Design cam_pixel_labeler, start of the top module:
module cam_pixel_labeler (
    input  logic        clk,
    input  logic        reset,
    input  logic        href,
    input  logic        vsync,
    input  logic [ 7:0] ov7670_data,
    output logic        we,
    output logic [16:0] wAddr,
    output logic [ 2:0] label_data,
    output logic        camera_dp_en,
    output logic        v_finish_camera,
    output logic [ 9:0] x_pixel_camera,
    output logic [ 9:0] y_pixel_camera
);
Settings: LEC_CHECK=0, ABC_AREA=1, CAP_MARGIN=20, CORE_ASPECT_RATIO=0.5, CORE_MARGIN=2, CORE_UTILIZATION=69, CTS_CLUSTER_DIAMETER=373, CTS_CLUSTER_SIZE=98, PLACE_DENSITY=0.4, SETUP_SLACK_MARGIN=4.3, SLEW_MARGIN=20, TNS_END_PERCENT=5; clock period 49.5 ns.
run.sh (not shown) runs the stock make flow with config.mk's settings and CLKGATE_MAP_FILE=.
The baseline failed in detailed placement (3_5_place_dp) with DPL-0038.
Rerun with:
- CORE_ASPECT_RATIO: 0.5 -> not set
- CORE_UTILIZATION: 69 -> 57
- CTS_CLUSTER_DIAMETER: 373 -> 357
- PLACE_DENSITY: 0.4 -> not set
- SETUP_SLACK_MARGIN: 4.3 -> not set
- TNS_END_PERCENT: 5 -> not set
- clock period: 49.5 -> 86.2 ns (I/O delays scaled with it)
With this change the flow finished with timing, DRC and antenna clean.
Synthesized cell count stays the same.
Die size went up by about 20%.
Synthesized area does not change.

* * *

cam_pixel_labeler again, from the RTL that the note above started with.
Settings: LEC_CHECK=0, CAP_MARGIN=20, CORE_MARGIN=2, CORE_UTILIZATION=71, CTS_CLUSTER_DIAMETER=198, CTS_CLUSTER_SIZE=41, MAX_ROUTING_LAYER=met4, SETUP_SLACK_MARGIN=5.0, SLEW_MARGIN=20; clock period 99.6 ns.
The first run died in 5_1_grt.
Next try:
--- a/flow/config.mk
+++ b/flow/config.mk
@@ -8,8 +8,6 @@
 export CAP_MARGIN = 20
 export CORE_MARGIN = 2
-export CORE_UTILIZATION = 71
-export CTS_CLUSTER_DIAMETER = 198
+export CORE_UTILIZATION = 70
 export CTS_CLUSTER_SIZE = 41
-export MAX_ROUTING_LAYER = met4
-export SETUP_SLACK_MARGIN = 5.0
 export SLEW_MARGIN = 20
+export TNS_END_PERCENT = 5
==> flow/constraint.sdc (replaced) <==
create_clock -name core_clock -period 126.0 [get_ports {clk}]
set_input_delay 25.2000 -clock core_clock [delete_from_list [all_inputs] [get_ports {clk}]]
set_output_delay 25.2000 -clock core_clock [all_outputs]
set_load 0.01 [all_outputs]
Effect: The new run produced a clean layout; synthesized area stays the same; die area came out higher by 1.4%; synthesized cell count is unchanged.
Next try:
--- a/flow/config.mk
+++ b/flow/config.mk
@@ -6,8 +6,10 @@
 export NUM_CORES = 4
 export LEC_CHECK = 0
+export ABC_AREA = 1
 export CAP_MARGIN = 20
 export CORE_MARGIN = 2
-export CORE_UTILIZATION = 70
-export CTS_CLUSTER_SIZE = 41
+export CORE_UTILIZATION = 69
+export CTS_CLUSTER_DIAMETER = 251
+export CTS_CLUSTER_SIZE = 98
 export SLEW_MARGIN = 20
 export TNS_END_PERCENT = 5
==> flow/constraint.sdc (replaced) <==
create_clock -name core_clock -period 49.5 [get_ports {clk}]
set_input_delay 9.9000 -clock core_clock [delete_from_list [all_inputs] [get_ports {clk}]]
set_output_delay 9.9000 -clock core_clock [all_outputs]
set_load 0.01 [all_outputs]
Outcome: With this change the flow stopped in 3_5_place_dp. Die size goes up by 12%. Synthesized area goes up by 11%. Synthesized cell count goes up by 44%.
Next try:
--- a/flow/config.mk
+++ b/flow/config.mk
@@ -9,7 +9,5 @@
 export CAP_MARGIN = 20
 export CORE_MARGIN = 2
-export CORE_UTILIZATION = 69
-export CTS_CLUSTER_DIAMETER = 251
-export CTS_CLUSTER_SIZE = 98
+export CORE_UTILIZATION = 40
+export HOLD_SLACK_MARGIN = 0.01
 export SLEW_MARGIN = 20
-export TNS_END_PERCENT = 5
==> flow/constraint.sdc (replaced) <==
create_clock -name core_clock -period 150.0 [get_ports {clk}]
set_input_delay 30.0000 -clock core_clock [delete_from_list [all_inputs] [get_ports {clk}]]
set_output_delay 30.0000 -clock core_clock [all_outputs]
set_load 0.01 [all_outputs]
What happened: The new run produced a clean layout; synthesized cell count is unchanged; area after synthesis does not change; die size grows by well over a third.
Next try:
--- a/flow/config.mk
+++ b/flow/config.mk
@@ -6,8 +6,7 @@
 export NUM_CORES = 4
 export LEC_CHECK = 0
-export ABC_AREA = 1
 export CAP_MARGIN = 20
 export CORE_MARGIN = 2
-export CORE_UTILIZATION = 40
-export HOLD_SLACK_MARGIN = 0.01
-export SLEW_MARGIN = 20
+export CORE_UTILIZATION = 20
+export PLACE_DENSITY = 0.88
+export SLEW_MARGIN = 0
Core utilization came out lower by 20 points. Wire length came out lower by 8.8%. Critical path depth came out lower by 46. Clock skew stays flat. Cell count came out lower by 12%. Worst hold slack improves by 0.0057 ns. Cell area came out lower by 6.1%.

* * *

cam_pixel_labeler again, from the RTL that the note above started with.
clock: 102.0 ns
lec_check: 0
cap_margin: 30
core_margin: 2
core_utilization: 71
cts_cluster_diameter: 229
cts_cluster_size: 33
gpl_timing_driven: 1
max_routing_layer: met4
place_density: 0.66
setup_slack_margin: 5.0
slew_margin: 25
tns_end_percent: 95
The baseline aborted during 5_1_grt, error GRT-0232.
Next try:
Settings changed: CORE_UTILIZATION 71 to 66, CTS_CLUSTER_DIAMETER 229 to default, CTS_CLUSTER_SIZE 33 to 90, PLACE_DENSITY 0.66 to 0.77.
Clock period 102.0 ns to 75.7 ns, I/O delays scaled along.
After rerunning: Now the flow ended with an error in 3_5_place_dp, error DPL-0033; synthesized cell count stays the same; area after synthesis stays the same; die size rises by 7.4%.
Next try:
Settings changed: CAP_MARGIN 30 to 20, CTS_CLUSTER_SIZE 90 to default, GPL_TIMING_DRIVEN 1 to default, MAX_ROUTING_LAYER met4 to default, PLACE_DENSITY 0.77 to default, SETUP_SLACK_MARGIN 5.0 to default, SLEW_MARGIN 25 to 20, TNS_END_PERCENT 95 to default.
Clock period 75.7 ns to 106.0 ns, I/O delays scaled along.
Now the flow completed, yet does not pass: negative setup slack.
Synthesized area is unchanged.
Synthesized cell count does not change.
Die area does not change.
Next try:
Settings changed: CORE_ASPECT_RATIO from default to 0.5, TNS_END_PERCENT from default to 20.
Clock period 106.0 ns to 150.0 ns, I/O delays scaled along.
The new run produced a clean layout.
Critical path depth drops by 12.
Via count went down by roughly a tenth.
Hold slack degrades by 21 ps.
Routed wire length came out lower by a quarter to a third.
Synthesized area stays the same.
Sequential cell count is unchanged.
Worst setup slack improves by 22000 ps.
Die area hardly moves.
Clock-buffer cell count is unchanged.
Next try:
Settings changed: CORE_ASPECT_RATIO 0.5 to default, CORE_UTILIZATION 66 to 57, TNS_END_PERCENT 20 to default.
Clock period 150.0 ns to 86.2 ns, I/O delays scaled along.
After rerunning:
- The changed run did not get past 5_1_grt (GRT-0232)
- die size went up by 15%
- synthesized area is unchanged
- synthesized cell count does not change
Next try:
Settings changed: CORE_UTILIZATION 57 to 40.
Clock period 86.2 ns to 131.0 ns, I/O delays scaled along.
What happened: With this change the flow finished with timing, DRC and antenna clean; die size went up by 42%; synthesized cell count stays the same; area after synthesis is unchanged.

* * *

The RTL this note starts from:
==> flow/design.v <==
`timescale 1ns / 1ps
module OV7670_MemController (
    input  logic        clk,
    input  logic        reset,
    input  logic        href,
    input  logic        vsync,
    input  logic [ 7:0] ov7670_data,
    output logic        we,
    output logic [16:0] wAddr,
    output logic [15:0] wData,
    output logic        camera_dp_en,
    output logic        v_finish_camera,
    output logic [ 9:0] x_pixel_camera,
    output logic [ 9:0] y_pixel_camera
);
    logic [15:0] pixel_data;
    logic [ 9:0] h_counter;   
    logic [ 9:0] v_counter;   
    assign wAddr = v_counter * 320 + h_counter[9:1];
    assign wData = pixel_data;
    assign x_pixel_camera = h_counter / 2;
    assign y_pixel_camera = v_counter;
    assign camera_dp_en = ((x_pixel_camera < 320) && (y_pixel_camera < 240));
    always_ff @(posedge clk, posedge reset) begin
        if (reset) begin
            h_counter  <= 0;
            pixel_data <= 0;
            we         <= 1'b0;
        end else begin
            if (href) begin
                h_counter <= h_counter + 1;
                if (h_counter[0] == 0) begin
                    pixel_data[15:8] <= ov7670_data;
                    we               <= 1'b0;
                end else begin
                    pixel_data[7:0] <= ov7670_data;
                    we              <= 1'b1;
                end
            end else begin
                h_counter <= 0;
                we        <= 1'b0;
            end
        end
    end
    always_ff @(posedge clk, posedge reset) begin
        if (reset) begin
            v_counter <= 0;
        end else begin
            if (vsync) begin
                v_counter <= 0;
            end else begin
                if (h_counter == (320 * 2 - 1)) begin
                    v_counter <= v_counter + 1;
                end
            end
        end
    end
    logic v_sync_flag;
    always_ff @(posedge clk or posedge reset) begin
        if (reset) begin
            v_sync_flag <= 0;
            v_finish_camera <= 0;
        end else if (vsync) begin
            if (!v_sync_flag) begin
                v_sync_flag <= 1;
                v_finish_camera <= 1;
            end else begin
                v_finish_camera <= 0;
            end
        end else begin
            v_sync_flag <= 0;
            v_finish_camera <= 0;
        end
    end
endmodule
module negedge_detect (
    input  logic clk,
    input  logic reset,
    input  logic x,
    output logic o_tick
);
    logic tmp_reg;
    always_ff @(posedge clk or posedge reset) begin
        if (reset) begin
            tmp_reg <= 0;
        end else begin
            tmp_reg <= x;
        end
    end
    assign o_tick = (~x) & tmp_reg;
endmodule
`timescale 1ns / 1ps
module rgb_to_hsv (
    input  logic [4:0] r_data,
    input  logic [5:0] g_data,
    input  logic [4:0] b_data,
    output logic [1:0] r_g_decision,     
    output logic [7:0] s_data,
    output logic [7:0] v_data
);
    localparam GREEN_R_MAX_THRESHOLD = 120;
    localparam GREEN_G_MIN_THRESHOLD = 180;
    localparam GREEN_B_MAX_THRESHOLD = 120;
    localparam RED_R_MIN_THRESHOLD = 190;
    localparam RED_G_MAX_THRESHOLD = 100;
    localparam RED_B_MAX_THRESHOLD = 100;
    logic [7:0] r_8b;
    logic [7:0] g_8b;
    logic [7:0] b_8b;
    logic [7:0] max_val;
    logic [7:0] min_val;
    assign r_8b = {r_data, r_data[4:2]};
    assign g_8b = {g_data, g_data[5:4]};
    assign b_8b = {b_data, b_data[4:2]};
    always_comb begin
        if ((g_8b >= GREEN_G_MIN_THRESHOLD) && (r_8b <= GREEN_R_MAX_THRESHOLD) && (b_8b <= GREEN_B_MAX_THRESHOLD)) begin
            r_g_decision = 1;
        end
        else if ((r_8b >= RED_R_MIN_THRESHOLD) && (g_8b <= RED_G_MAX_THRESHOLD) && (b_8b <= RED_B_MAX_THRESHOLD)) begin
            r_g_decision = 0;
        end else begin
            r_g_decision = 2;
        end
    end
    find_max_val U_MAX_VAL (
        .x1 (r_8b),
        .x2 (g_8b),
        .x3 (b_8b),
        .max(max_val)
    );
    find_min_val U_MIN_VAL (
        .x1 (r_8b),
        .x2 (g_8b),
        .x3 (b_8b),
        .min(min_val)
    );
    assign v_data = max_val;
    always_comb begin
        if (!max_val) begin
            s_data = 0;
        end else begin
            s_data = ((max_val - min_val) * 255) / max_val;
        end
    end
endmodule
module find_max_val (
    input  logic [7:0] x1,
    input  logic [7:0] x2,
    input  logic [7:0] x3,
    output logic [7:0] max
);
    logic [7:0] temp_max;
    assign temp_max = (x1 > x2) ? x1 : x2;
    assign max = (temp_max > x3) ? temp_max : x3;
endmodule
module find_min_val (
    input  logic [7:0] x1,
    input  logic [7:0] x2,
    input  logic [7:0] x3,
    output logic [7:0] min
);
    logic [7:0] temp_min;
    assign temp_min = (x1 < x2) ? x1 : x2;
    assign min = (temp_min < x3) ? temp_min : x3;
endmodule
`timescale 1ns / 1ps
module Label_Gen (
    input  logic [7:0] s_data,
    input  logic [7:0] v_data,
    input  logic [1:0] r_g_decision,
    output logic [2:0] label_data
);
    localparam ROAD = 0;
    localparam WALK_ROAD = 1;
    localparam BACKGROUND = 2;
    localparam CAR = 3;
    localparam HUMAN = 4;
    localparam ROAD_V_THRESHOLD = 38;
    localparam ROAD_S_THRESHOLD = 77;
    localparam WALK_V_THRESHOLD = 179;
    localparam WALK_S_THRESHOLD = 51;
    always_comb begin
        if (r_g_decision == 0) begin
            label_data = CAR;
        end 
        else if (r_g_decision == 1) begin
            label_data = HUMAN;
        end 
        else if ((v_data >= WALK_V_THRESHOLD) && (s_data <= WALK_S_THRESHOLD)) begin
            label_data = WALK_ROAD;
        end
        else if((v_data <= ROAD_V_THRESHOLD) && (s_data <= ROAD_S_THRESHOLD)) begin
            label_data = ROAD;
        end 
        else begin
            label_data = BACKGROUND;
        end
    end
endmodule
`timescale 1ns / 1ps
module cam_pixel_labeler (
    input  logic        clk,
    input  logic        reset,
    input  logic        href,
    input  logic        vsync,
    input  logic [ 7:0] ov7670_data,
    output logic        we,
    output logic [16:0] wAddr,
    output logic [ 2:0] label_data,
    output logic        camera_dp_en,
    output logic        v_finish_camera,
    output logic [ 9:0] x_pixel_camera,
    output logic [ 9:0] y_pixel_camera
);
    logic [15:0] ov7670_wData;
    logic [ 1:0] r_g_decision;
    logic [ 7:0] s_data;
    logic [ 7:0] v_data;
    OV7670_MemController U_OV7670_MemController (
        .clk            (clk),
        .reset          (reset),
        .href           (href),
        .vsync          (vsync),
        .ov7670_data    (ov7670_data),
        .we             (we),
        .wAddr          (wAddr),
        .wData          (ov7670_wData),
        .camera_dp_en   (camera_dp_en),
        .v_finish_camera(v_finish_camera),
        .x_pixel_camera (x_pixel_camera),
        .y_pixel_camera (y_pixel_camera)
    );
    rgb_to_hsv U_rgb_to_hsv (
        .r_data      (ov7670_wData[15:11]),
        .g_data      (ov7670_wData[10:5]),
        .b_data      (ov7670_wData[4:0]),
        .s_data      (s_data),
        .v_data      (v_data),
        .r_g_decision(r_g_decision)
    );
    Label_Gen U_Label_Gen (
        .r_g_decision(r_g_decision),
        .s_data      (s_data),
        .v_data      (v_data),
        .label_data  (label_data)
    );
endmodule
==> flow/config.mk <==
export PLATFORM = sky130hd
export DESIGN_NAME = cam_pixel_labeler
export DESIGN_NICKNAME = cam_pixel_labeler
export VERILOG_FILES = /design/flow/design.v
export SDC_FILE = /design/flow/constraint.sdc
export NUM_CORES = 4
export LEC_CHECK = 0
export CAP_MARGIN = 30
export CORE_MARGIN = 2
export CORE_UTILIZATION = 69
export CTS_CLUSTER_DIAMETER = 229
export CTS_CLUSTER_SIZE = 33
export GPL_TIMING_DRIVEN = 1
export PLACE_DENSITY = 0.63
export SETUP_SLACK_MARGIN = 5.0
export SLEW_MARGIN = 25
export TNS_END_PERCENT = 95
==> flow/constraint.sdc <==
create_clock -name core_clock -period 102.0 [get_ports {clk}]
set_input_delay 20.4000 -clock core_clock [delete_from_list [all_inputs] [get_ports {clk}]]
set_output_delay 20.4000 -clock core_clock [all_outputs]
set_load 0.01 [all_outputs]
The baseline died in global routing (5_1_grt) on GRT-0232.
Next try:
- CORE_UTILIZATION: 69 -> 65
- CTS_CLUSTER_DIAMETER: 229 -> not set
- CTS_CLUSTER_SIZE: 33 -> not set
- PLACE_DENSITY: 0.63 -> not set
This time the run produced a layout that fails on setup timing. Synthesized area is unchanged. Die size went up by 6.0%. Synthesized cell count stays the same.
Next try:
- CORE_MARGIN: 2 -> 10
- CORE_UTILIZATION: 65 -> 57
- PLACE_DENSITY_LB_ADDON: not set -> 0.03
- SLEW_MARGIN: 25 -> 0
- clock period: 102.0 -> 130.0 ns (I/O delays scaled with it)
Effect: The new run produced a clean layout; die size grows by 32%; sequential share of layout area climbs by 0.62 points; core utilization came out lower by 23 points; final area shrinks by 16%; wire length goes down by 24%; setup slack improves by 12 ns; synthesized cell count stays the same; non-clock buffer count decreases by 444.
Next try:
- CELL_PAD_IN_SITES_DETAIL_PLACEMENT: not set -> 2
- CORE_MARGIN: 10 -> 3
- CORE_UTILIZATION: 57 -> 65
- CTS_CLUSTER_SIZE: not set -> 55
- PLACE_DENSITY: not set -> 0.77
- PLACE_DENSITY_LB_ADDON: 0.03 -> not set
- SETUP_SLACK_MARGIN: 5.0 -> not set
- SLEW_MARGIN: 0 -> 5
What happened: With this change the flow ended with an error in detailed placement (3_5_place_dp) with DPL-0033; die size shrinks by 23%; synthesized area does not change; synthesized cell count stays the same.
Next try:
- CAP_MARGIN: 30 -> 0
- CELL_PAD_IN_SITES_DETAIL_PLACEMENT: 2 -> not set
- CORE_ASPECT_RATIO: not set -> 0.5
- CORE_MARGIN: 3 -> 10
- CORE_UTILIZATION: 65 -> 57
- CTS_CLUSTER_DIAMETER: not set -> 392
- CTS_CLUSTER_SIZE: 55 -> not set
- GPL_ROUTABILITY_DRIVEN: not set -> 0
- GPL_TIMING_DRIVEN: 1 -> 0
- PLACE_DENSITY: 0.77 -> not set
- PLACE_DENSITY_LB_ADDON: not set -> 0.03
- SETUP_SLACK_MARGIN: not set -> -2.0
- SLEW_MARGIN: 5 -> 0
Result: The changed run completed without violations. Die size went up by 30%. Area after synthesis is unchanged. Synthesized cell count stays the same.
